==> build 26: inputs <==
==> flow/design.v (excerpt) <==
module main(
    input clk,
    input rst,
    input btnl,
	 input btnd,
	 input btnr,
	 input btnp,
	 input [3:0] speed,
    output [7:0] led,
	 output [6:0] seg,
	 output [3:0] an
    );
localparam DB_BITS  = 10;    
localparam DIV_MAX  = 2999;  
localparam DIV_BITS = 12;
localparam SEG_BITS = 10;    
wire [3:0] bebida;
wire [3:0] total;
wire [3:0] cambio;
reg [3:0] display;
wire reset_wire; 
wire reset_contador_wire;
wire cobrar_wire;
wire cancel_wire; 
wire hundred_wire; 
wire five_hundred_wire;
wire [2:0] c_type;
wire [2:0] c_type_saved;
wire t_expired;
wire [2:0] ing_type;
wire [1:0] t_value;
wire on_temp;
wire start_timer;
wire ok;
assign led[1:0] = 2'b00;
Debouncer #(.CNT_BITS(DB_BITS)) coffee(
	.clk(clk),
	.rst(rst),
	.signal(speed[0]),
	.signal_state(bebida[0])
);
Debouncer #(.CNT_BITS(DB_BITS)) coffee_milk(
	.clk(clk),
	.rst(rst),
	.signal(speed[1]),
	.signal_state(bebida[1])
);
Debouncer #(.CNT_BITS(DB_BITS)) cappuc(
	.clk(clk),
	.rst(rst),
	.signal(speed[2]),
	.signal_state(bebida[2])
);
Debouncer #(.CNT_BITS(DB_BITS)) mocca(
	.clk(clk),
	.rst(rst),
	.signal(speed[3]),
	.signal_state(bebida[3])
);
Debouncer #(.CNT_BITS(DB_BITS)) cancel(
		.clk(clk),
	.rst(rst),
		.signal(btnd),
		.signal_state(cancel_wire)
);
Debouncer #(.CNT_BITS(DB_BITS)) reset(
		.clk(clk),
	.rst(rst),
		.signal(btnp),
		.signal_state(reset_wire)
);
Debouncer #(.CNT_BITS(DB_BITS)) hundred_coin(
		.clk(clk),
	.rst(rst),
		.signal(btnl),
		.signal_up(hundred_wire)
);
Debouncer #(.CNT_BITS(DB_BITS)) five_hundred_coin(
		.clk(clk),
	.rst(rst),
		.signal(btnr),
		.signal_up(five_hundred_wire)
);
  ...
export LEC_CHECK = 0
export ABC_AREA = 1
export CAP_MARGIN = 20
export CELL_PAD_IN_SITES_GLOBAL_PLACEMENT = 1
export CORE_ASPECT_RATIO = 0.55
export CORE_MARGIN = 7
export CORE_UTILIZATION = 32
export CTS_CLUSTER_DIAMETER = 77
export GPL_ROUTABILITY_DRIVEN = 0
export GPL_TIMING_DRIVEN = 0
export HOLD_SLACK_MARGIN = 0.24
export SETUP_SLACK_MARGIN = -0.24
export SLEW_MARGIN = 25
export TNS_END_PERCENT = 100
create_clock -name core_clock -period 5.89 [get_ports {clk}]
run.sh (not shown) runs the stock make flow with config.mk's settings and CLKGATE_MAP_FILE=.
==> build 78: changes against build 26 <==
Settings changed: ABC_AREA 1 to not set, CELL_PAD_IN_SITES_GLOBAL_PLACEMENT 1 to not set, CORE_ASPECT_RATIO 0.55 to not set, CORE_MARGIN 7 to 2, CORE_UTILIZATION 32 to 11, CTS_CLUSTER_DIAMETER 77 to not set, GPL_ROUTABILITY_DRIVEN 0 to not set, GPL_TIMING_DRIVEN 0 to not set, HOLD_SLACK_MARGIN 0.24 to not set, SETUP_SLACK_MARGIN -0.24 to not set, SLEW_MARGIN 25 to 20, TNS_END_PERCENT 100 to not set.
==> flow/constraint.sdc (replaced) <==
create_clock -name core_clock -period 13.5 [get_ports {clk}]
set_input_delay 2.7000 -clock core_clock [delete_from_list [all_inputs] [get_ports {clk}]]
set_output_delay 2.7000 -clock core_clock [all_outputs]
set_load 0.01 [all_outputs]
==> notes <==
Build 26 finished with timing, DRC and antenna clean. Build 78 produced a clean layout. Of build 26 and build 78, build 78 has the higher worst setup slack (gap 5.6 ns). Wire length: build 78 is smaller than build 26 (6.2%). Hold slack: build 78 is higher than build 26 (0.044 ns). In build 26 the via count is higher than in build 78, by about 11%. Between build 26 and build 78, the lower cell count is in build 26 (gap about 20%, measured against build 78). Between build 26 and build 78, the lower synthesized cell count is in build 78 (gap 24%, measured against build 78). Against build 78, the total power of build 26 is higher by 120%. In build 26 the sequential share of layout area is higher than in build 78, by 1.8 points. In build 78 the clock power is smaller than in build 26, by 54%. Register-to-register slack: build 26 is worse than build 78 (7.0 ns). Of build 26 and build 78, build 78 has the higher design area (gap 4.6%, measured against build 78).

* * *

==> trial 21: inputs <==
main again, from the RTL that the note above started with.
clock: 2.74 ns
lec_check: 0
abc_area: 0
cap_margin: 30
cell_pad_in_sites_global_placement: 0
core_aspect_ratio: 1.15
core_margin: 2
core_utilization: 72
cts_cluster_diameter: 183
max_routing_layer: met4
place_density_lb_addon: 0.19
slew_margin: 0
==> build 76 (differences from trial 21) <==
Settings changed: ABC_AREA 0 to default, CAP_MARGIN 30 to 20, CELL_PAD_IN_SITES_GLOBAL_PLACEMENT 0 to default, CORE_ASPECT_RATIO 1.15 to default, CORE_UTILIZATION 72 to 40, CTS_CLUSTER_DIAMETER 183 to default, MAX_ROUTING_LAYER met4 to default, PLACE_DENSITY_LB_ADDON 0.19 to default, SLEW_MARGIN 0 to 20.
==> flow/constraint.sdc (replaced) <==
create_clock -name core_clock -period 4.05 [get_ports {clk}]
set_input_delay 0.8100 -clock core_clock [delete_from_list [all_inputs] [get_ports {clk}]]
set_output_delay 0.8100 -clock core_clock [all_outputs]
set_load 0.01 [all_outputs]
==> trial 43 (differences from trial 21) <==
Settings changed: CTS_CLUSTER_SIZE from default to 14, SLEW_MARGIN 0 to 40.
==> flow/constraint.sdc (replaced) <==
create_clock -name core_clock -period 2.25 [get_ports {clk}]
set_input_delay 0.4500 -clock core_clock [delete_from_list [all_inputs] [get_ports {clk}]]
set_output_delay 0.4500 -clock core_clock [all_outputs]
set_load 0.01 [all_outputs]
==> qor.csv <==
stage,metric,value,unit
run_status,SO Faults,negative setup slack,
final_timing,relative slew slack,54.8,%
run_status,status,finished with violations,
finish,combinational share of cell area,44.7,%
placed_design,"worst slack, placed",-0.0650,ns
final_timing,Finish-stage setup viols,5,
final_timing,Setup WS post-layout,-0.156,ns
die,die x size,105,µm
final_timing,Slew @ Worst Pin,0.678,ns
die,Init Core Util,74.0,%
# the run above: trial 43

==> qor.csv <==
stage,metric,value,unit
run_status,status,finished clean,
final_timing,Slew @ Worst Pin,0.676,ns
placed_design,"worst slack, placed",1.17,ns
final_timing,relative slew slack,54.9,%
final_timing,Finish-stage setup viols,0,
final_timing,Setup WS post-layout,1.50,ns
die,die x size,150,µm
finish,combinational share of cell area,43.4,%
die,Init Core Util,40.7,%
# the run above: build 76

==> qor.csv <==
stage,metric,value,unit
run_status,status,finished clean,
finish,Non-clk invs,35,
final_timing,Slew @ Worst Pin,0.668,ns
final_timing,Setup WS post-layout,0.201,ns
final_timing,relative slew slack,55.5,%
final_timing,Finish-stage setup viols,0,
die,Init Core Util,74.0,%
placed_design,"worst slack, placed",0.223,ns
# the run above: trial 21

Power and IR drop assume default switching activity.
